$ cat design/flow/config.mk
export PLATFORM = sky130hd
export DESIGN_NAME = MIPS
export DESIGN_NICKNAME = MIPS
export VERILOG_FILES = /design/flow/design.v
export SDC_FILE = /design/flow/constraint.sdc
export NUM_CORES = 4
export LEC_CHECK = 0
export ABC_AREA = 1
export CAP_MARGIN = 20
export CORE_MARGIN = 2
export CORE_UTILIZATION = 62
export CTS_CLUSTER_DIAMETER = 397
export CTS_CLUSTER_SIZE = 99
export SLEW_MARGIN = 20
$ cat design/flow/constraint.sdc
create_clock -name core_clock -period 1.61 [get_ports {clk}]
set_input_delay 0.3220 -clock core_clock [delete_from_list [all_inputs] [get_ports {clk}]]
set_output_delay 0.3220 -clock core_clock [all_outputs]
set_load 0.01 [all_outputs]
$ cat design/flow/design.v
module MIPS(
    clk,
    rst_n,
    in_valid,
    instruction,
    out_valid,
    instruction_fail,
    out_0,
    out_1,
    out_2,
    out_3,
    out_4,
    out_5
);
input clk;
input rst_n;
input in_valid;
input [31:0] instruction;
output logic out_valid, instruction_fail;
output logic [15:0] out_0, out_1, out_2, out_3, out_4, out_5;
logic in_valid_1, in_valid_2, in_valid_3;
logic [31:0] instruction_reg;
always_ff @(negedge rst_n, posedge clk) begin
    if (~rst_n) begin
        in_valid_1 <= 0;
    end
    else begin
        if (in_valid) begin
            instruction_reg <= instruction;
        end
        in_valid_1 <= in_valid;
    end
end
logic [1:0] opcode_comb, opcode_reg;
logic [2:0] func_comb, func_reg;
logic [15:0] value_rs_comb, value_rs_reg;
logic [15:0] value_rt_comb, value_rt_reg;
logic [4:0] dest_comb, dest_reg;
logic [4:0] dest_reg_1;
logic [15:0] immediate_comb;
logic [5:0] shamt_comb, shamt_reg;
logic [15:0] result_comb, result_reg;
logic [15:0] add_reg;
assign shamt_comb = instruction_reg[10:6];
assign immediate_comb = instruction_reg[15:0];
always_comb begin
    if (instruction_reg[31:26] == 6'd0) begin
        case (instruction_reg[5:0])
            6'b100100: func_comb = 1;
            6'b100101: func_comb = 2;
            6'b100111: func_comb = 3;
            6'b000000: func_comb = 4;
            6'b000010: func_comb = 5;
            default: func_comb = 0;
        endcase
    end
    else begin
        func_comb = 0;
    end
end
always_comb begin
    case (instruction_reg[31:26])
        6'b000000: opcode_comb = 0;
        default: opcode_comb = 1;
    endcase
end
always_comb begin
    if (dest_reg_1 == instruction_reg[25:21]) value_rs_comb = result_reg;
    else begin
        case (instruction_reg[25:21])
            5'b10001: value_rs_comb = out_0;
            5'b10010: value_rs_comb = out_1;
            5'b01000: value_rs_comb = out_2;
            5'b10111: value_rs_comb = out_3;
            5'b11111: value_rs_comb = out_4;
            5'b10000: value_rs_comb = out_5;
            default: value_rs_comb = 16'd0;
        endcase
    end
end
always_comb begin
    if (dest_reg_1 == instruction_reg[20:16]) value_rt_comb = result_reg;
    else begin
        case (instruction_reg[20:16])
            5'b10001: value_rt_comb = out_0;
            5'b10010: value_rt_comb = out_1;
            5'b01000: value_rt_comb = out_2;
            5'b10111: value_rt_comb = out_3;
            5'b11111: value_rt_comb = out_4;
            5'b10000: value_rt_comb = out_5;
            default: value_rt_comb = 16'd0;
        endcase
    end
end
always_comb begin
    case (instruction_reg[31:26])
        6'b000000: begin
            dest_comb = instruction_reg[15:11];
        end
        6'b001000: begin
            dest_comb = instruction_reg[20:16];
        end
        default: begin
            dest_comb = 0;
        end
    endcase
end
always_ff @ (posedge clk, negedge rst_n) begin
    if (~rst_n) begin
        in_valid_2 <= 0;
    end
    else begin
        if (in_valid_1) begin
            value_rs_reg <= value_rs_comb;
            value_rt_reg <= value_rt_comb;
            dest_reg <= dest_comb;
            add_reg <= (opcode_comb == 0) ? value_rt_comb : immediate_comb;
            func_reg <= func_comb;
            opcode_reg <= opcode_comb;
            shamt_reg <= shamt_comb;
        end
        in_valid_2 <= in_valid_1;
    end
end
always_comb begin
    case (func_reg)
        6'd0: result_comb = value_rs_reg + add_reg;
        6'd1: result_comb = value_rs_reg & value_rt_reg;
        6'd2: result_comb = value_rs_reg | value_rt_reg;
        6'd3: result_comb = ~(value_rs_reg | value_rt_reg);
        6'd4: result_comb = value_rt_reg << shamt_reg;
        6'd5: result_comb = value_rt_reg >> shamt_reg;
        default: result_comb = 16'd0;
    endcase
end
always_ff @ (negedge rst_n, posedge clk) begin
    if (~rst_n) begin
        in_valid_3 <= 0;
        result_reg <= 0;
    end
    else begin
        if (in_valid_2) begin
            result_reg <= result_comb;
            dest_reg_1 <= dest_reg;
        end
        in_valid_3 <= in_valid_2;
    end
end
always_ff @ (negedge rst_n, posedge clk) begin
    if (~rst_n) begin
        out_valid <= 0;
        instruction_fail <= 0;
        out_0 <= 0;
        out_1 <= 0;
        out_2 <= 0;
        out_3 <= 0;
        out_4 <= 0;
        out_5 <= 0;
    end
    else if (in_valid_3) begin
        out_valid <= 1;
        case (dest_reg_1)
            5'b10001: begin
                out_0 <= result_reg;
                instruction_fail <= 0;
            end
            5'b10010: begin
                out_1 <= result_reg;
                instruction_fail <= 0;
            end
            5'b01000: begin
                out_2 <= result_reg;
                instruction_fail <= 0;
            end
            5'b10111: begin
                out_3 <= result_reg;
                instruction_fail <= 0;
            end
            5'b11111: begin
                out_4 <= result_reg;
                instruction_fail <= 0;
            end
            5'b10000: begin
                out_5 <= result_reg;
                instruction_fail <= 0;
            end
            default: instruction_fail <= 1;
        endcase
    end
    else begin
        out_0 <= 0;
        out_1 <= 0;
        out_2 <= 0;
        out_3 <= 0;
        out_4 <= 0;
        out_5 <= 0;
        out_valid <= in_valid_3;
    end
end
endmodule
$ cat design/flow/run.sh
#!/bin/bash
# the make line also repeats each setting of config.mk as NAME=value (left out here)
make -C /OpenROAD-flow-scripts/flow DESIGN_CONFIG=/design/flow/config.mk WORK_HOME=/design/flow/orfs CLKGATE_MAP_FILE= finish
==> results of run 1 <==
[metrics by stage]
stage | std cells | hold slack [ns] | cell area [sq um] | setup slack, ns
2_1_floorplan | 1645 | 0.0264 | 12500 | -0.0922
3_3_place_gp | 2125 | 0.363 | 15200 | -0.415
3_5_place_dp | 2125 | 0.366 | 15200 | -0.427
4_1_cts | 2284 | 0.195 | 17900 | -0.272
[repair_timing]
item / 4_1_cts
resized: 648
hold buffers: 1
endpoints found under the hold margin: 97
setup buffers: 134
gates cloned: 17
endpoints found under the setup margin: 238
pin swaps: 69
[layer usage]
layer	GRT overflow	GRT usage [%]
met2	174	101
met1	9	87.8
met3	4	77.7
met5	0	43.2
met4	155	94.6
==> results.json, run 1 <==
{
  "synth-main-ff-cell": "dfrtp_1",
  "yosysCellCount": 1645,
  "synth.mux.area_fraction_pct": 0,
  "aoi_share_pct": 12.6,
  "yosys.area.top_type_share_pct": 23.5,
  "dpl.hpwl_um": 33600,
  "ys_types": 44,
  "syn_area_per_cell_sq_um": 7.57,
  "clk_path_buf_depth": 3,
  "top_cell": "nand2_1",
  "grt_remaining_overflow": 342,
  "ios": 133,
  "outcome": "stopped before the end",
  "ys_top_logic_family": "simple AND/OR/NAND/NOR gates",
  "die_area_sq_um": 21200,
  "grt_usage_pct": 88.9,
  "ys_area_sq_um": 12400,
  "synth_seq_share_pct": 47.4,
  "edf_count": 95,
  "synth_area_leader_cell": "dfrtp_1",
  "xor_share_pct": 0.633,
  "cts_root_buffer": "clkbuf_16",
  "gp_congestion": 1.01,
  "htreeDepth": 1,
  "fp_nets": 1696,
  "syn_inst": 1645,
  "synth.top_cells.by_count": "nand2_1, inv_1, o21ai_0, nand3_1, dfrtp_1",
  "rows": 51,
  "synthAdderAreaFrac_pct": 1.67,
  "async_reset_ff_share_pct": 53.7,
  "core_area_sq_um": 19600,
  "numSynthFlops": 218,
  "fp-utilization_pct": 63.5,
  "die_w_um": 146,
  "clock-sinks": 218,
  "error_line": "[ERROR GRT-0232] Routing congestion too high. Check the congestion heatmap in the GUI.",
  "synthSimpleGateAreaFrac_pct": 28.7,
  "numCtsBuffers": 6,
  "portBuffers": 132,
  "synth_warnings": 1,
  "fp.dieH_um": 146,
  "topCellsByArea": "dfrtp_1, edfxtp_1, nand2_1, o21ai_0, inv_1",
  "failed_stage": "global routing (5_1_grt)",
  "synth_area_sq_um": 12400
}
==> run 2: changes to the inputs <==
CORE_UTILIZATION = 71   (was 62)
CTS_CLUSTER_DIAMETER = 232   (was 397)
CTS_CLUSTER_SIZE = 14   (was 99)
PLACE_DENSITY_LB_ADDON = 0.29   (was not set)
clock period = 1.92 ns   (was 1.61 ns; I/O delays follow)
==> results.json, run 2 <==
{
  "topCellsByArea": "dfrtp_1, edfxtp_1, nand2_1, o21ai_0, inv_1",
  "failed_stage": "global routing (5_1_grt)",
  "placed_cells": 2028,
  "grt_usage_pct": 85.9,
  "cts_root_buffer": "clkbuf_16",
  "ios": 133,
  "dpl.hpwl_um": 32500,
  "aoi_share_pct": 12.6,
  "fp.dieH_um": 136,
  "syn_inst": 1645,
  "synth_warnings": 1,
  "yosysCellCount": 1645,
  "synth_area_sq_um": 12400,
  "core_area_sq_um": 17200,
  "grt_remaining_overflow": 238,
  "synth.top_cells.by_count": "nand2_1, inv_1, o21ai_0, nand3_1, dfrtp_1",
  "fp-utilization_pct": 72.2,
  "syn_area_per_cell_sq_um": 7.57,
  "gp_congestion": 1.04,
  "rows": 48,
  "yosys.area.top_type_share_pct": 23.5,
  "synth.mux.area_fraction_pct": 0,
  "xor_share_pct": 0.633,
  "fp_nets": 1696,
  "clock-sinks": 218,
  "ys_area_sq_um": 12400,
  "portBuffers": 132,
  "top_cell": "nand2_1",
  "async_reset_ff_share_pct": 53.7,
  "synthAdderAreaFrac_pct": 1.67,
  "htreeDepth": 1,
  "synth_area_leader_cell": "dfrtp_1",
  "clk_path_buf_depth": 3,
  "numCtsBuffers": 19,
  "edf_count": 95,
  "synthSimpleGateAreaFrac_pct": 28.7,
  "synth-main-ff-cell": "dfrtp_1",
  "die_area_sq_um": 18600,
  "error_line": "[ERROR GRT-0232] Routing congestion too high. Check the congestion heatmap in the GUI.",
  "die_w_um": 136,
  "outcome": "stopped before the end",
  "numSynthFlops": 218,
  "synth_seq_share_pct": 47.4,
  "ys_top_logic_family": "simple AND/OR/NAND/NOR gates",
  "ys_types": 44
}
[run 2: routing by layer]
metal,global-route usage (%),GRT overflow
met4,89.1,95
met3,75.3,12
met1,83.8,7
met2,98.6,122
met5,47.5,2
[run 2: repair_timing]
item                                    CTS
endpoints found under the setup margin   25
buffers inserted                         11
pin swaps                                11
gates cloned                              0
resized                                  35
hold buffers                              1
hold endpoints to repair                  3
[run 2: through the flow]
stage / setup slack (ns) / area, sq um / hold WS (ns) / TNS, ns
CTS: -0.0237 / 15400 / 0.282 / -0.0561
detailed placement: -0.150 / 14600 / 0.230 / -0.985
global placement: -0.0475 / 14600 / 0.220 / -0.0657
floorplan: 0.200 / 12400 / 0.0884 / 0
==> run 3: changes to the inputs <==
ABC_AREA = not set   (was 1)
CORE_UTILIZATION = 60   (was 71)
CTS_CLUSTER_DIAMETER = not set   (was 232)
CTS_CLUSTER_SIZE = not set   (was 14)
PLACE_DENSITY_LB_ADDON = not set   (was 0.29)
SETUP_SLACK_MARGIN = 0.85   (was not set)
clock period = 2.95 ns   (was 1.92 ns; I/O delays follow)
==> results.json, run 3 <==
{
  "outcome": "complete, no violations",
  "async_reset_ff_share_pct": 53.7,
  "aoi_share_pct": 19.4,
  "worst-path-stages": 9,
  "n_antenna_cell": 0,
  "fp_nets": 1321,
  "n_fill_cell": 1363,
  "vias": 11864,
  "rsz0062_at_grt": "yes",
  "utilization_pct": 78.0,
  "topCellsByArea": "dfrtp_1, edfxtp_1, a22oi_1, mux2i_1, nand2_1",
  "power_leader": "registers",
  "clk_pin_slew_worst_paths_ns": 0.06,
  "wl_per_cell_um": 25.5,
  "dpl.hpwl_um": 29100,
  "numCtsBuffers": 23,
  "comb_area_sq_um": 6840,
  "cp-startpoint": "value_rs_reg[0]",
  "synthSimpleGateAreaFrac_pct": 15.9,
  "core_area_sq_um": 21200,
  "crit_required_ns": 3.40,
  "crit_chain": "ha_2 -> inv_2 -> fa_2 -> nor2b_2 -> o211ai_1 -> a211oi_2 -> nor4_2 -> or4_1 -> nand3_1",
  "final_hold_viol_count": 0,
  "antenna_found_initial": 0,
  "fmax_ghz": 0.417,
  "syn_inst": 1270,
  "setup_violations": 0,
  "rows": 53,
  "via_per_inst": 6.81,
  "clk_path_buf_depth": 3,
  "p_per_area_nw_per_um2": 416,
  "nNetsFinal": 1502,
  "reg2reg_to": "result_reg[14]",
  "cts_root_buffer": "clkbuf_16",
  "yosys.area.top_type_share_pct": 22.5,
  "switchingPower_mw": 1.73,
  "worst_pin_slew_ns": 0.810,
  "r2r_start": "value_rs_reg[0]",
  "critPathTopFamily": "simple AND/OR/NAND/NOR gates",
  "portBuffers": 132,
  "cp-start-kind": "flop",
  "antenna_left": 0,
  "clock_skew_ns": 0.0182,
  "path_class": "flop to flop",
  "grt_remaining_overflow": 0,
  "htreeDepth": 1,
  "area_growth_pct": 27.1,
  "grt_usage_pct": 38.8,
  "edf_count": 95,
  "drt_iter0_drc": 1502,
  "top_cell": "nand2_1",
  "placed_cells": 1601,
  "worst-path-max-fanout": 3,
  "synth_area_leader_cell": "dfrtp_1",
  "slowest_stage": "or4_1",
  "fp-utilization_pct": 61.4,
  "ys_top_logic_family": "AND-OR/OR-AND gates",
  "die_area_sq_um": 22800,
  "p_int_mw": 5.15,
  "power_frac_clock_pct": 40.6,
  "routed_wl_um": 44500,
  "fin_crit_sh_pct": 81.4,
  "tns_ns": 0,
  "fin_crit_ns": 2.40,
  "fp.dieH_um": 151,
  "yosysCellCount": 1270,
  "xor_share_pct": 1.21,
  "syn_area_per_cell_sq_um": 10.2,
  "reg2reg_slack_ns": 0.55,
  "grt_pass1_vias": 11111,
  "clock-sinks": 218,
  "gp_congestion": 0.962,
  "die_w_um": 151,
  "grt_max_degree": 118,
  "synth.top_cells.by_count": "nand2_1, dfrtp_1, nor2_1, a22oi_1, edfxtp_1",
  "ios": 133,
  "r2r_cells": 9,
  "synth_seq_share_pct": 45.4,
  "endpoint_kind": "flop",
  "ys_types": 84,
  "synth_area_sq_um": 13000,
  "seq_area_sq_um": 5910,
  "seqPwrFrac_pct": 50.5,
  "slew_violations": 0,
  "grt_pass1_wl_um": 66700,
  "drc_errors": 0,
  "drtPass1Iterations": 6,
  "numSynthFlops": 218,
  "clk-power_mw": 2.79,
  "warning_count": 33,
  "power_leakage_nw": 7.20,
  "min_path_type": "input pin to async pin",
  "ys_area_sq_um": 13000,
  "pwr-share-comb_pct": 8.8,
  "fin_cells": 1743,
  "synth.mux.area_fraction_pct": 11.4,
  "synth_warnings": 1,
  "cap_viol_max_count": 0,
  "cp_num_buf_inv": 1,
  "critPathMaxStageDelay_ns": 0.48,
  "slew_headroom_pct": 45.9,
  "endpoint": "result_reg[14]",
  "cts_tree": "yes",
  "synthAdderAreaFrac_pct": 1.60,
  "hold_ws_ns": 0.139,
  "peakVddDrop_mv": 0.473,
  "cp.arrival_ns": 2.85,
  "synth-main-ff-cell": "dfrtp_1",
  "switching_share_pct": 25.1,
  "insertion_delay_ns": 0.53,
  "pg_seq_mw": 3.47,
  "comb_cell_power_mw": 0.606
}
-- run 3: what timing repair did --
item                                    4_1_cts  5_1_grt
cloned                                        4        2
hold endpoints to repair                      0        0
resized                                      61       86
endpoints found under the setup margin      114       74
pin swaps                                    22       38
hold buffers                                  0        0
setup buffers                                77       17
-- run 3: final cells by class --
cell class / count / share of cell area [%]
clock buffers: 35 / 3.88
clock inverters: 7 / 0.409
inverters: 21 / 0.523
multi-input cells: 917 / 41.4
flip-flops and latches: 218 / 35.8
well taps: 275 / 2.08
repair buffers: 270 / 15.9
-- run 3: routing by layer --
metal	GRT usage (%)	routed length [um]	share of wire, %	vias up
met5	0	0	0	-
met1	55.4	17600	39	5809
met4	15.3	2340	5.3	0
met3	8.77	5040	11	151
met2	58.1	19600	44	825
li1	-	-	-	5079
-- run 3: per-stage QoR --
stage                     area, sq um  power (mW)  worst slack, ns
final                           16500        6.87            0.550
after global routing            16500        7.03            0.444
after CTS                       16000        6.82            0.577
after global placement          14400        4.02            0.530
after detailed placement        14400        4.03            0.459
after floorplan                 13000        3.79            0.771
==> run 4: changes to the inputs <==
CAP_MARGIN = 25   (was 20)
CELL_PAD_IN_SITES_DETAIL_PLACEMENT = 1   (was not set)
CELL_PAD_IN_SITES_GLOBAL_PLACEMENT = 3   (was not set)
CORE_UTILIZATION = 54   (was 60)
CTS_CLUSTER_DIAMETER = 29   (was not set)
CTS_CLUSTER_SIZE = 94   (was not set)
GPL_ROUTABILITY_DRIVEN = 0   (was not set)
GPL_TIMING_DRIVEN = 0   (was not set)
HOLD_SLACK_MARGIN = 0.03   (was not set)
MAX_ROUTING_LAYER = met4   (was not set)
MIN_ROUTING_LAYER = met1   (was not set)
SETUP_SLACK_MARGIN = not set   (was 0.85)
SLEW_MARGIN = 35   (was 20)
TNS_END_PERCENT = 5   (was not set)
clock period = 5.0 ns   (was 2.95 ns; I/O delays follow)
==> results.json, run 4 <==
{
  "topCellsByArea": "dfrtp_1, edfxtp_1, a22oi_1, mux2i_1, nand2_1",
  "synthSimpleGateAreaFrac_pct": 15.9,
  "synth-main-ff-cell": "dfrtp_1",
  "synth_warnings": 1,
  "syn_inst": 1270,
  "rows": 56,
  "async_reset_ff_share_pct": 53.7,
  "ys_types": 84,
  "xor_share_pct": 1.21,
  "synthAdderAreaFrac_pct": 1.60,
  "top_cell": "nand2_1",
  "ys_area_sq_um": 13000,
  "fp-utilization_pct": 55.2,
  "synth_seq_share_pct": 45.4,
  "error_line": "[ERROR GPL-0301] Utilization 108.424 % exceeds 100%.",
  "core_area_sq_um": 23500,
  "synth.mux.area_fraction_pct": 11.4,
  "aoi_share_pct": 19.4,
  "edf_count": 95,
  "ys_top_logic_family": "AND-OR/OR-AND gates",
  "synth.top_cells.by_count": "nand2_1, dfrtp_1, nor2_1, a22oi_1, edfxtp_1",
  "outcome": "stopped before the end",
  "fp.dieH_um": 159,
  "die_w_um": 159,
  "yosys.area.top_type_share_pct": 22.5,
  "yosysCellCount": 1270,
  "die_area_sq_um": 25300,
  "synth_area_leader_cell": "dfrtp_1",
  "fp_nets": 1321,
  "synth_area_sq_um": 13000,
  "syn_area_per_cell_sq_um": 10.2,
  "numSynthFlops": 218,
  "failed_stage": "global placement without I/O (3_1_place_gp_skip_io)"
}
==> run 5: changes to the inputs <==
ABC_AREA = 1   (was not set)
CAP_MARGIN = 20   (was 25)
CELL_PAD_IN_SITES_DETAIL_PLACEMENT = 0   (was 1)
CELL_PAD_IN_SITES_GLOBAL_PLACEMENT = 1   (was 3)
CORE_MARGIN = 7   (was 2)
CORE_UTILIZATION = 61   (was 54)
CTS_CLUSTER_DIAMETER = 53   (was 29)
CTS_CLUSTER_SIZE = 25   (was 94)
GPL_ROUTABILITY_DRIVEN = not set   (was 0)
HOLD_SLACK_MARGIN = -0.04   (was 0.03)
MAX_ROUTING_LAYER = not set   (was met4)
PLACE_DENSITY = 0.79   (was not set)
SLEW_MARGIN = 5   (was 35)
clock period = 2.27 ns   (was 5.0 ns; I/O delays follow)
==> results.json, run 5 <==
{
  "outcome": "stopped before the end",
  "failed_stage": "global placement (3_3_place_gp)",
  "error_line": "[ERROR GPL-0301] Utilization 105.513 % exceeds 100%.",
  "ys_top_logic_family": "simple AND/OR/NAND/NOR gates",
  "ios": 133,
  "edf_count": 95,
  "yosys.area.top_type_share_pct": 23.5,
  "synthAdderAreaFrac_pct": 1.67,
  "synth_area_sq_um": 12400,
  "syn_area_per_cell_sq_um": 7.57,
  "fp_nets": 1696,
  "yosysCellCount": 1645,
  "synth.top_cells.by_count": "nand2_1, inv_1, o21ai_0, nand3_1, dfrtp_1",
  "top_cell": "nand2_1",
  "core_area_sq_um": 20100,
  "die_w_um": 157,
  "rows": 52,
  "syn_inst": 1645,
  "synth_warnings": 1,
  "xor_share_pct": 0.633,
  "synthSimpleGateAreaFrac_pct": 28.7,
  "synth-main-ff-cell": "dfrtp_1",
  "topCellsByArea": "dfrtp_1, edfxtp_1, nand2_1, o21ai_0, inv_1",
  "synth_area_leader_cell": "dfrtp_1",
  "fp.dieH_um": 157,
  "numSynthFlops": 218,
  "async_reset_ff_share_pct": 53.7,
  "synth_seq_share_pct": 47.4,
  "ys_area_sq_um": 12400,
  "fp-utilization_pct": 61.9,
  "die_area_sq_um": 24600,
  "synth.mux.area_fraction_pct": 0,
  "aoi_share_pct": 12.6,
  "ys_types": 44
}
==> run 6: changes to the inputs <==
ABC_AREA = not set   (was 1)
CAP_MARGIN = 0   (was 20)
CELL_PAD_IN_SITES_DETAIL_PLACEMENT = 2   (was 0)
CELL_PAD_IN_SITES_GLOBAL_PLACEMENT = 3   (was 1)
CORE_ASPECT_RATIO = 0.53   (was not set)
CORE_MARGIN = 2   (was 7)
CORE_UTILIZATION = 60   (was 61)
CTS_CLUSTER_DIAMETER = not set   (was 53)
CTS_CLUSTER_SIZE = not set   (was 25)
GPL_TIMING_DRIVEN = 1   (was 0)
HOLD_SLACK_MARGIN = not set   (was -0.04)
MIN_ROUTING_LAYER = not set   (was met1)
PLACE_DENSITY = 0.63   (was 0.79)
SETUP_SLACK_MARGIN = 0.42   (was not set)
SLEW_MARGIN = 20   (was 5)
TNS_END_PERCENT = not set   (was 5)
clock period = 4.25 ns   (was 2.27 ns; I/O delays follow)
==> results.json, run 6 <==
{
  "syn_area_per_cell_sq_um": 10.2,
  "fp-utilization_pct": 60.8,
  "synth_warnings": 1,
  "syn_inst": 1270,
  "top_cell": "nand2_1",
  "synth_area_leader_cell": "dfrtp_1",
  "synthSimpleGateAreaFrac_pct": 15.9,
  "ys_area_sq_um": 13000,
  "outcome": "stopped before the end",
  "core_area_sq_um": 21400,
  "synth.top_cells.by_count": "nand2_1, dfrtp_1, nor2_1, a22oi_1, edfxtp_1",
  "fp.dieH_um": 111,
  "topCellsByArea": "dfrtp_1, edfxtp_1, a22oi_1, mux2i_1, nand2_1",
  "die_area_sq_um": 22900,
  "yosysCellCount": 1270,
  "die_w_um": 206,
  "rows": 39,
  "synth_seq_share_pct": 45.4,
  "edf_count": 95,
  "async_reset_ff_share_pct": 53.7,
  "ys_top_logic_family": "AND-OR/OR-AND gates",
  "yosys.area.top_type_share_pct": 22.5,
  "aoi_share_pct": 19.4,
  "synthAdderAreaFrac_pct": 1.60,
  "synth_area_sq_um": 13000,
  "synth.mux.area_fraction_pct": 11.4,
  "failed_stage": "global placement without I/O (3_1_place_gp_skip_io)",
  "error_line": "[ERROR GPL-0301] Utilization 119.411 % exceeds 100%.",
  "ys_types": 84,
  "numSynthFlops": 218,
  "fp_nets": 1321,
  "synth-main-ff-cell": "dfrtp_1",
  "xor_share_pct": 1.21
}
==> run 7: changes to the inputs <==
CAP_MARGIN = 25   (was 0)
CELL_PAD_IN_SITES_DETAIL_PLACEMENT = 1   (was 2)
CORE_ASPECT_RATIO = not set   (was 0.53)
CORE_MARGIN = 4   (was 2)
CORE_UTILIZATION = 54   (was 60)
CTS_CLUSTER_DIAMETER = 29   (was not set)
CTS_CLUSTER_SIZE = 94   (was not set)
GPL_ROUTABILITY_DRIVEN = 0   (was not set)
GPL_TIMING_DRIVEN = 0   (was 1)
HOLD_SLACK_MARGIN = 0.03   (was not set)
MAX_ROUTING_LAYER = met4   (was not set)
MIN_ROUTING_LAYER = met1   (was not set)
PLACE_DENSITY = not set   (was 0.63)
SETUP_SLACK_MARGIN = not set   (was 0.42)
SLEW_MARGIN = 35   (was 20)
TNS_END_PERCENT = 25   (was not set)
clock period = 2.01 ns   (was 4.25 ns; I/O delays follow)
==> results.json, run 7 <==
{
  "die_area_sq_um": 26600,
  "synth_seq_share_pct": 45.4,
  "fp_nets": 1321,
  "synthAdderAreaFrac_pct": 1.60,
  "ys_types": 84,
  "yosys.area.top_type_share_pct": 22.5,
  "rows": 56,
  "numSynthFlops": 218,
  "synth.top_cells.by_count": "nand2_1, dfrtp_1, nor2_1, a22oi_1, edfxtp_1",
  "synthSimpleGateAreaFrac_pct": 15.9,
  "synth_warnings": 1,
  "synth_area_leader_cell": "dfrtp_1",
  "fp-utilization_pct": 55.2,
  "ys_top_logic_family": "AND-OR/OR-AND gates",
  "core_area_sq_um": 23500,
  "failed_stage": "global placement without I/O (3_1_place_gp_skip_io)",
  "xor_share_pct": 1.21,
  "syn_area_per_cell_sq_um": 10.2,
  "topCellsByArea": "dfrtp_1, edfxtp_1, a22oi_1, mux2i_1, nand2_1",
  "fp.dieH_um": 163,
  "syn_inst": 1270,
  "aoi_share_pct": 19.4,
  "outcome": "stopped before the end",
  "synth_area_sq_um": 13000,
  "edf_count": 95,
  "die_w_um": 163,
  "synth.mux.area_fraction_pct": 11.4,
  "synth-main-ff-cell": "dfrtp_1",
  "ys_area_sq_um": 13000,
  "async_reset_ff_share_pct": 53.7,
  "error_line": "[ERROR GPL-0301] Utilization 108.606 % exceeds 100%.",
  "yosysCellCount": 1270,
  "top_cell": "nand2_1"
}
==> run 8: changes to the inputs <==
ABC_AREA = 1   (was not set)
CAP_MARGIN = 20   (was 25)
CELL_PAD_IN_SITES_DETAIL_PLACEMENT = 0   (was 1)
CELL_PAD_IN_SITES_GLOBAL_PLACEMENT = not set   (was 3)
CORE_MARGIN = 2   (was 4)
CORE_UTILIZATION = 71   (was 54)
CTS_CLUSTER_DIAMETER = 196   (was 29)
CTS_CLUSTER_SIZE = 32   (was 94)
GPL_ROUTABILITY_DRIVEN = not set   (was 0)
GPL_TIMING_DRIVEN = 1   (was 0)
HOLD_SLACK_MARGIN = not set   (was 0.03)
MAX_ROUTING_LAYER = not set   (was met4)
PLACE_DENSITY_LB_ADDON = 0.29   (was not set)
SETUP_SLACK_MARGIN = 0.35   (was not set)
SLEW_MARGIN = 40   (was 35)
TNS_END_PERCENT = not set   (was 25)
==> results.json, run 8 <==
{
  "die_area_sq_um": 18600,
  "synth_seq_share_pct": 47.4,
  "synthSimpleGateAreaFrac_pct": 28.7,
  "core_area_sq_um": 17200,
  "syn_inst": 1645,
  "synth.mux.area_fraction_pct": 0,
  "cts_root_buffer": "clkbuf_16",
  "yosysCellCount": 1645,
  "numCtsBuffers": 10,
  "dpl.hpwl_um": 32600,
  "grt_remaining_overflow": 13,
  "syn_area_per_cell_sq_um": 7.57,
  "failed_stage": "global routing (5_1_grt)",
  "edf_count": 95,
  "clock-sinks": 218,
  "portBuffers": 132,
  "numSynthFlops": 218,
  "fp_nets": 1696,
  "grt_usage_pct": 77.2,
  "htreeDepth": 1,
  "synth_area_sq_um": 12400,
  "die_w_um": 136,
  "synth-main-ff-cell": "dfrtp_1",
  "error_line": "[ERROR GRT-0116] Global routing finished with congestion. Check the congestion regions in the DRC Viewer.",
  "gp_congestion": 1.08,
  "aoi_share_pct": 12.6,
  "topCellsByArea": "dfrtp_1, edfxtp_1, nand2_1, o21ai_0, inv_1",
  "synthAdderAreaFrac_pct": 1.67,
  "ys_types": 44,
  "ios": 133,
  "outcome": "stopped before the end",
  "yosys.area.top_type_share_pct": 23.5,
  "place_ws_ns": -0.163,
  "synth_area_leader_cell": "dfrtp_1",
  "fp.dieH_um": 136,
  "async_reset_ff_share_pct": 53.7,
  "clk_path_buf_depth": 3,
  "synth.top_cells.by_count": "nand2_1, inv_1, o21ai_0, nand3_1, dfrtp_1",
  "placed_cells": 1997,
  "ys_top_logic_family": "simple AND/OR/NAND/NOR gates",
  "xor_share_pct": 0.633,
  "fp-utilization_pct": 72.2,
  "rows": 48,
  "ys_area_sq_um": 12400,
  "top_cell": "nand2_1",
  "synth_warnings": 1
}
## run 8: routing by layer
layer / overflow / GRT usage, %
met3: 1 / 65.4
met2: 4 / 91.2
met1: 0 / 77.1
met4: 8 / 77.9
met5: 0 / 25.6
## run 8: what timing repair did
item | 4_1_cts
hold buffers | 1
pin swaps | 39
endpoints found under the hold margin | 30
gates resized | 263
setup buffers | 91
setup endpoints to repair | 193
gates cloned | 8
## run 8: stage by stage
step	instance area (sq um)	setup TNS, ns
floorplan	12500	0
global placement	14300	-0.377
detailed placement	14300	-1.96
CTS	15900	0
==> run 9: changes to the inputs <==
CORE_ASPECT_RATIO = 0.86   (was not set)
SETUP_SLACK_MARGIN = 0.55   (was 0.35)
SLEW_MARGIN = 10   (was 40)
==> results.json, run 9 <==
{
  "outcome": "stopped before the end",
  "failed_stage": "global routing (5_1_grt)",
  "error_line": "[ERROR GRT-0116] Global routing finished with congestion. Check the congestion regions in the DRC Viewer.",
  "synth.top_cells.by_count": "nand2_1, inv_1, o21ai_0, nand3_1, dfrtp_1",
  "yosysCellCount": 1645,
  "clock-sinks": 218,
  "aoi_share_pct": 12.6,
  "xor_share_pct": 0.633,
  "portBuffers": 132,
  "rows": 44,
  "numSynthFlops": 218,
  "synth_warnings": 1,
  "ios": 133,
  "synth.mux.area_fraction_pct": 0,
  "grt_usage_pct": 82.4,
  "ys_types": 44,
  "grt_remaining_overflow": 75,
  "fp_nets": 1696,
  "core_area_sq_um": 17000,
  "fp-utilization_pct": 73.2,
  "synthAdderAreaFrac_pct": 1.67,
  "synth_area_sq_um": 12400,
  "ys_area_sq_um": 12400,
  "die_w_um": 147,
  "topCellsByArea": "dfrtp_1, edfxtp_1, nand2_1, o21ai_0, inv_1",
  "synth-main-ff-cell": "dfrtp_1",
  "ys_top_logic_family": "simple AND/OR/NAND/NOR gates",
  "async_reset_ff_share_pct": 53.7,
  "htreeDepth": 1,
  "die_area_sq_um": 18600,
  "edf_count": 95,
  "clk_path_buf_depth": 3,
  "cts_root_buffer": "clkbuf_16",
  "top_cell": "nand2_1",
  "dpl.hpwl_um": 32600,
  "synth_area_leader_cell": "dfrtp_1",
  "numCtsBuffers": 10,
  "gp_congestion": 1.05,
  "syn_area_per_cell_sq_um": 7.57,
  "synth_seq_share_pct": 47.4,
  "yosys.area.top_type_share_pct": 23.5,
  "fp.dieH_um": 127,
  "synthSimpleGateAreaFrac_pct": 28.7,
  "place_ws_ns": -0.163,
  "syn_inst": 1645
}
==> run 9: through the flow <==
stage | hold WS [ns] | area [sq um] | utilization, % | instances
2_1_floorplan | 0.106 | 12700 | - | 1645
3_3_place_gp | 0.233 | 14500 | 85.2 | 2001
3_5_place_dp | 0.236 | 14500 | 85.2 | 2001
4_1_cts | 0.0302 | 16200 | 95.4 | 2165
==> run 9: what timing repair did <==
| action | in CTS |
|---|---|
| pin swaps | 60 |
| hold endpoints to repair | 3 |
| resized | 542 |
| hold buffers | 2 |
| endpoints found under the setup margin | 265 |
| buffers inserted | 131 |
| gates cloned | 15 |
==> run 9: metal layers <==
layer  GRT usage (%)  overflow
met5            37.6         1
met4            82.2        38
met3            70.9         5
met2            95.5        30
met1            82.9         1
==> run 10: changes to the inputs <==
ABC_AREA = not set   (was 1)
CELL_PAD_IN_SITES_DETAIL_PLACEMENT = not set   (was 0)
CORE_ASPECT_RATIO = not set   (was 0.86)
CORE_UTILIZATION = 40   (was 71)
CTS_CLUSTER_DIAMETER = not set   (was 196)
CTS_CLUSTER_SIZE = 42   (was 32)
GPL_TIMING_DRIVEN = not set   (was 1)
MIN_ROUTING_LAYER = not set   (was met1)
PLACE_DENSITY_LB_ADDON = not set   (was 0.29)
SETUP_SLACK_MARGIN = not set   (was 0.55)
SLEW_MARGIN = 20   (was 10)
TNS_END_PERCENT = 5   (was not set)
clock period = 5.0 ns   (was 2.01 ns; I/O delays follow)
==> results.json, run 10 <==
{
  "insertion_delay_ns": 0.54,
  "fp_nets": 1321,
  "placed_cells": 1745,
  "htreeDepth": 1,
  "endpoint": "result_reg[13]",
  "ys_types": 84,
  "synthSimpleGateAreaFrac_pct": 15.9,
  "ys_top_logic_family": "AND-OR/OR-AND gates",
  "n_fill_cell": 2931,
  "die_area_sq_um": 33900,
  "worst-path-stages": 7,
  "power_frac_clock_pct": 43.7,
  "clock_skew_ns": 0.0213,
  "cp-startpoint": "shamt_reg[1]",
  "numSynthFlops": 218,
  "clk_pin_slew_worst_paths_ns": 0.06,
  "ios": 133,
  "path_class": "flop to flop",
  "pg_seq_mw": 2.05,
  "power_leader": "registers",
  "yosysCellCount": 1270,
  "setup_slack_ns": 2.15,
  "top_cell": "nand2_1",
  "slowest_stage": "edfxtp_1",
  "synth_area_leader_cell": "dfrtp_1",
  "synth.top_cells.by_count": "nand2_1, dfrtp_1, nor2_1, a22oi_1, edfxtp_1",
  "design_area_sq_um": 15300,
  "drt_iter0_drc": 1345,
  "syn_inst": 1270,
  "cp.arrival_ns": 3.25,
  "grt_remaining_overflow": 0,
  "slew_violations": 0,
  "r2r_start": "shamt_reg[1]",
  "nNetsFinal": 1387,
  "synth_area_sq_um": 13000,
  "seq_area_sq_um": 5900,
  "cts_root_buffer": "clkbuf_16",
  "yosys.area.top_type_share_pct": 22.5,
  "reg2reg_slack_ns": 2.15,
  "clk_path_buf_depth": 3,
  "vias": 10813,
  "drtPass1Iterations": 6,
  "xor_share_pct": 1.21,
  "antenna_found_initial": 0,
  "min-delay-start": "in_valid_1",
  "aoi_share_pct": 19.4,
  "core_area_sq_um": 31800,
  "routed_wl_um": 42900,
  "wl_per_cell_um": 24.0,
  "grt_pass1_vias": 10492,
  "crit_required_ns": 5.40,
  "async_reset_ff_share_pct": 53.7,
  "syn_area_per_cell_sq_um": 10.2,
  "area_growth_pct": 17.6,
  "rsz0062_at_grt": "no",
  "place_area_sq_um": 14500,
  "ys_area_sq_um": 13000,
  "fp-utilization_pct": 40.8,
  "comb_cell_power_mw": 0.297,
  "worst_pin_slew_ns": 1.06,
  "topCellsByArea": "dfrtp_1, edfxtp_1, a22oi_1, mux2i_1, nand2_1",
  "gp_congestion": 0.912,
  "reg2reg_to": "result_reg[13]",
  "endpoint_kind": "flop",
  "synth.mux.area_fraction_pct": 11.4,
  "utilization_pct": 48.0,
  "holdPathStages": 0,
  "peakVddDrop_mv": 0.242,
  "fin_cells": 1789,
  "r2r_cells": 7,
  "rows": 65,
  "clk-power_mw": 1.83,
  "worst-path-max-fanout": 23,
  "synth-main-ff-cell": "dfrtp_1",
  "tns_ns": 0,
  "antenna_left": 0,
  "cp-start-kind": "flop",
  "critPathTopFamily": "flip-flops",
  "synth_seq_share_pct": 45.4,
  "cts_hold_buf": 0,
  "edf_count": 95,
  "cts_tree": "yes",
  "hold_ws_ns": 0.386,
  "place_ws_ns": 2.12,
  "cp_num_buf_inv": 1,
  "final_hold_viol_count": 0,
  "synth_warnings": 1,
  "cap_viol_max_count": 0,
  "ctsResizeCount": 0,
  "warning_count": 28,
  "power_leakage_nw": 5.99,
  "setup_violations": 0,
  "seqPwrFrac_pct": 49.2,
  "grt_usage_pct": 25.2,
  "drc_errors": 0,
  "synthAdderAreaFrac_pct": 1.60,
  "hold_path_end": "in_valid_2",
  "pwr-share-comb_pct": 7.1,
  "cts_setup_buffers": 0,
  "die_w_um": 184,
  "portBuffers": 132,
  "clock-sinks": 218,
  "comb_area_sq_um": 6440,
  "critPathMaxStageDelay_ns": 0.95,
  "outcome": "complete, no violations",
  "switching_share_pct": 25.0,
  "fin_crit_ns": 2.85,
  "fin_crit_sh_pct": 56.9,
  "grt_max_degree": 119,
  "fp.dieH_um": 184,
  "min_path_type": "flop to flop",
  "grt_pass1_wl_um": 65300,
  "dpl.hpwl_um": 29200,
  "p_per_area_nw_per_um2": 273,
  "n_antenna_cell": 0,
  "switchingPower_mw": 1.04,
  "via_per_inst": 6.04,
  "crit_chain": "buf_4 -> mux2_2 -> mux4_2 -> o21ai_1 -> a221oi_1 -> nor2_1 -> o31ai_1",
  "p_int_mw": 3.13,
  "power_mw": 4.18,
  "numCtsBuffers": 24,
  "fmax_ghz": 0.351,
  "slew_headroom_pct": 29.5
}
run 10: area by class of cell:
type                            count  share of cell area [%]
Sequential cell                   218                    38.6
Timing Repair Buffer              154                    9.80
Inverter                           21                   0.516
Tap cell                          435                    3.56
Clock inverter                     15                    1.08
Clock buffer                       29                    4.19
Multi-Input combinational cell    917                    42.2
run 10: routing by layer:
layer,vias to the layer above,global-route usage (%),wire [um]
met3,86,3.69,3680
met4,0,7.78,1080
met2,585,39.2,19600
met1,5304,36.5,18500
met5,-,0,0
li1,4838,-,-
==> run 11: changes to the inputs <==
CORE_UTILIZATION = 72   (was 40)
CTS_CLUSTER_DIAMETER = 224   (was not set)
CTS_CLUSTER_SIZE = not set   (was 42)
SETUP_SLACK_MARGIN = 0.36   (was not set)
TNS_END_PERCENT = not set   (was 5)
clock period = 2.47 ns   (was 5.0 ns; I/O delays follow)
==> results.json, run 11 <==
{
  "worst-path-stages": 6,
  "clk_path_buf_depth": 3,
  "endpoint": "value_rs_reg[4]",
  "synth_area_sq_um": 13000,
  "fin_crit_sh_pct": 101,
  "synth_area_leader_cell": "dfrtp_1",
  "final_hold_viol_count": 0,
  "reg2reg_to": "value_rs_reg[4]",
  "synthAdderAreaFrac_pct": 1.60,
  "slew_headroom_pct": 43.7,
  "p_int_mw": 6.18,
  "top_cell": "nand2_1",
  "setup_slack_ns": -0.0247,
  "fmax_ghz": 0.401,
  "edf_count": 95,
  "synthSimpleGateAreaFrac_pct": 15.9,
  "p_per_area_nw_per_um2": 517,
  "rsz0062_at_grt": "yes",
  "path_class": "flop to flop",
  "numCtsBuffers": 23,
  "wl_per_cell_um": 33.1,
  "synth_warnings": 1,
  "utilization_pct": 92.2,
  "clk-power_mw": 3.47,
  "area_growth_pct": 26.7,
  "grt_remaining_overflow": 0,
  "async_reset_ff_share_pct": 53.7,
  "insertion_delay_ns": 0.54,
  "cp-start-kind": "flop",
  "fp_nets": 1321,
  "yosys.area.top_type_share_pct": 22.5,
  "synth_seq_share_pct": 45.4,
  "violations": "negative setup slack",
  "portBuffers": 132,
  "warning_count": 35,
  "ys_area_sq_um": 13000,
  "cp-startpoint": "instruction_reg[23]",
  "die_area_sq_um": 19100,
  "cts_tree": "yes",
  "cts_root_buffer": "clkbuf_16",
  "critPathTopFamily": "simple AND/OR/NAND/NOR gates",
  "topCellsByArea": "dfrtp_1, edfxtp_1, a22oi_1, mux2i_1, nand2_1",
  "min_path_type": "input pin to async pin",
  "aoi_share_pct": 19.4,
  "antenna_left": 0,
  "grt_usage_pct": 49.0,
  "cp_num_buf_inv": 1,
  "slowest_stage": "a22oi_1",
  "core_area_sq_um": 17800,
  "synth-main-ff-cell": "dfrtp_1",
  "fp-utilization_pct": 72.8,
  "crit_required_ns": 2.75,
  "r2r_start": "instruction_reg[23]",
  "worst-path-max-fanout": 15,
  "switching_share_pct": 27.3,
  "drt-met1-wl_um": 16600,
  "grt_pass1_vias": 12428,
  "crit_chain": "nand4_1 -> nor2_2 -> buf_4 -> a22oi_1 -> nand3_1 -> mux2_2",
  "nNetsFinal": 1489,
  "syn_area_per_cell_sq_um": 10.2,
  "switchingPower_mw": 2.32,
  "routed.top_layer": "met5",
  "grt_max_degree": 110,
  "met2_length_um": 23200,
  "routed_wl_um": 55700,
  "synth.mux.area_fraction_pct": 11.4,
  "cp.arrival_ns": 2.77,
  "drc_errors": 0,
  "pg_seq_mw": 4.18,
  "vias": 13739,
  "fp.dieH_um": 138,
  "syn_inst": 1270,
  "critPathMaxStageDelay_ns": 0.51,
  "setup_violations": 4,
  "clock-sinks": 218,
  "via_per_inst": 8.15,
  "wl_met3_um": 9550,
  "power_frac_clock_pct": 40.8,
  "cap_viol_max_count": 0,
  "pwr-share-comb_pct": 10.0,
  "synth.top_cells.by_count": "nand2_1, dfrtp_1, nor2_1, a22oi_1, edfxtp_1",
  "r2r_cells": 6,
  "die_w_um": 138,
  "htreeDepth": 1,
  "seqPwrFrac_pct": 49.2,
  "dpl.hpwl_um": 29400,
  "power_leakage_nw": 6.67,
  "clk_pin_slew_worst_paths_ns": 0.07,
  "power_mw": 8.51,
  "xor_share_pct": 1.21,
  "grt_pass1_wl_um": 73300,
  "fin_crit_ns": 2.49,
  "ys_types": 84,
  "antenna_found_initial": 3,
  "clock_skew_ns": 0.0147,
  "ios": 133,
  "worst_pin_slew_ns": 0.843,
  "outcome": "finished with violations",
  "gp_congestion": 0.960,
  "comb_cell_power_mw": 0.854,
  "reg2reg_slack_ns": -0.02,
  "yosysCellCount": 1270,
  "numSynthFlops": 218,
  "slew_violations": 0,
  "rows": 49,
  "peakVddDrop_mv": 0.634,
  "endpoint_kind": "flop",
  "power_leader": "registers",
  "drt_iter0_drc": 3118,
  "ys_top_logic_family": "AND-OR/OR-AND gates",
  "drtPass1Iterations": 11
}
[run 11: repair_timing]
| action | 4_1_cts | 5_1_grt |
|---|---|---|
| setup endpoints to repair | 31 | 99 |
| hold endpoints to repair | 8 | 0 |
| hold buffers | 1 | 0 |
| gates cloned | 1 | 4 |
| pin swaps | 22 | 47 |
| gates resized | 24 | 123 |
| setup buffers | 17 | 35 |
[run 11: per-layer routing]
metal  GRT usage [%]  vias up
met5               0        -
met4            27.3        2
met3            12.3      687
met2            75.2     1753
met1            64.6     6255
li1                -     5042
[run 11: through the flow]
| step | area (sq um) | hold WS (ns) | setup slack, ns | cells | setup TNS (ns) |
|---|---|---|---|---|---|
| CTS | 15600 | 0.364 | 0.111 | 1645 | 0 |
| finish | 16500 | 0.389 | -0.0247 | 1686 | -0.0733 |
| global route | 16400 | 0.396 | -0.0783 | 1684 | -0.166 |
| floorplan | 13000 | 0.198 | 0.291 | 1270 | 0 |
| detailed placement | 14600 | 0.354 | 0.0534 | 1584 | 0 |
| global placement | 14600 | 0.349 | 0.0393 | 1584 | 0 |
[run 11: cell type report]
type | instances | area, sq um
inverter | 21 | 82.6
fill | 635 | 1390
timing repair buffer | 257 | 2510
clock inverter | 12 | 96.3
tap | 229 | 287
antenna | 2 | 5.00
sequential | 218 | 5900
clock buffer | 30 | 622
multi-input combinational | 917 | 6950
==> run 12: changes to the inputs <==
ABC_AREA = 1   (was not set)
CORE_UTILIZATION = 71   (was 72)
CTS_CLUSTER_DIAMETER = 196   (was 224)
CTS_CLUSTER_SIZE = 32   (was not set)
MAX_ROUTING_LAYER = met4   (was not set)
PLACE_DENSITY_LB_ADDON = 0.29   (was not set)
SETUP_SLACK_MARGIN = 0.6   (was 0.36)
clock period = 2.07 ns   (was 2.47 ns; I/O delays follow)
==> results.json, run 12 <==
{
  "async_reset_ff_share_pct": 53.7,
  "place_ws_ns": 0.0707,
  "xor_share_pct": 0.633,
  "cts_root_buffer": "clkbuf_16",
  "synthSimpleGateAreaFrac_pct": 28.7,
  "ios": 133,
  "grt_remaining_overflow": 72,
  "rows": 48,
  "htreeDepth": 1,
  "ys_types": 44,
  "ys_top_logic_family": "simple AND/OR/NAND/NOR gates",
  "dpl.hpwl_um": 32200,
  "synth_area_leader_cell": "dfrtp_1",
  "edf_count": 95,
  "placed_cells": 1988,
  "fp-utilization_pct": 72.2,
  "core_area_sq_um": 17200,
  "yosysCellCount": 1645,
  "gp_congestion": 1.06,
  "numCtsBuffers": 10,
  "clk_path_buf_depth": 3,
  "synth_seq_share_pct": 47.4,
  "fp_nets": 1696,
  "die_w_um": 136,
  "failed_stage": "global routing (5_1_grt)",
  "aoi_share_pct": 12.6,
  "top_cell": "nand2_1",
  "portBuffers": 132,
  "synth.top_cells.by_count": "nand2_1, inv_1, o21ai_0, nand3_1, dfrtp_1",
  "error_line": "[ERROR GRT-0116] Global routing finished with congestion. Check the congestion regions in the DRC Viewer.",
  "die_area_sq_um": 18600,
  "yosys.area.top_type_share_pct": 23.5,
  "syn_inst": 1645,
  "synthAdderAreaFrac_pct": 1.67,
  "numSynthFlops": 218,
  "synth-main-ff-cell": "dfrtp_1",
  "outcome": "stopped before the end",
  "synth_area_sq_um": 12400,
  "topCellsByArea": "dfrtp_1, edfxtp_1, nand2_1, o21ai_0, inv_1",
  "fp.dieH_um": 136,
  "ys_area_sq_um": 12400,
  "synth_warnings": 1,
  "synth.mux.area_fraction_pct": 0,
  "clock-sinks": 218,
  "syn_area_per_cell_sq_um": 7.57,
  "grt_usage_pct": 77.1
}
[run 12: stage by stage]
step / cell area [sq um] / power [mW]
2_1_floorplan: 12700 / 6.03
3_3_place_gp: 14400 / 6.93
3_5_place_dp: 14400 / 7.03
4_1_cts: 15800 / 9.49
[run 12: layer usage]
metal,GRT usage (%),overflow
met1,77.3,2
met2,92.5,36
met3,56.1,1
met4,77.7,33
met5,-,-
[run 12: what timing repair did]
item / 4_1_cts
hold endpoints to repair: 10
gates cloned: 8
pin swaps: 50
gates resized: 492
hold buffers: 1
setup endpoints to repair: 270
buffers inserted: 103
Power figures rest on the tool's default switching activity, not on a simulated workload.
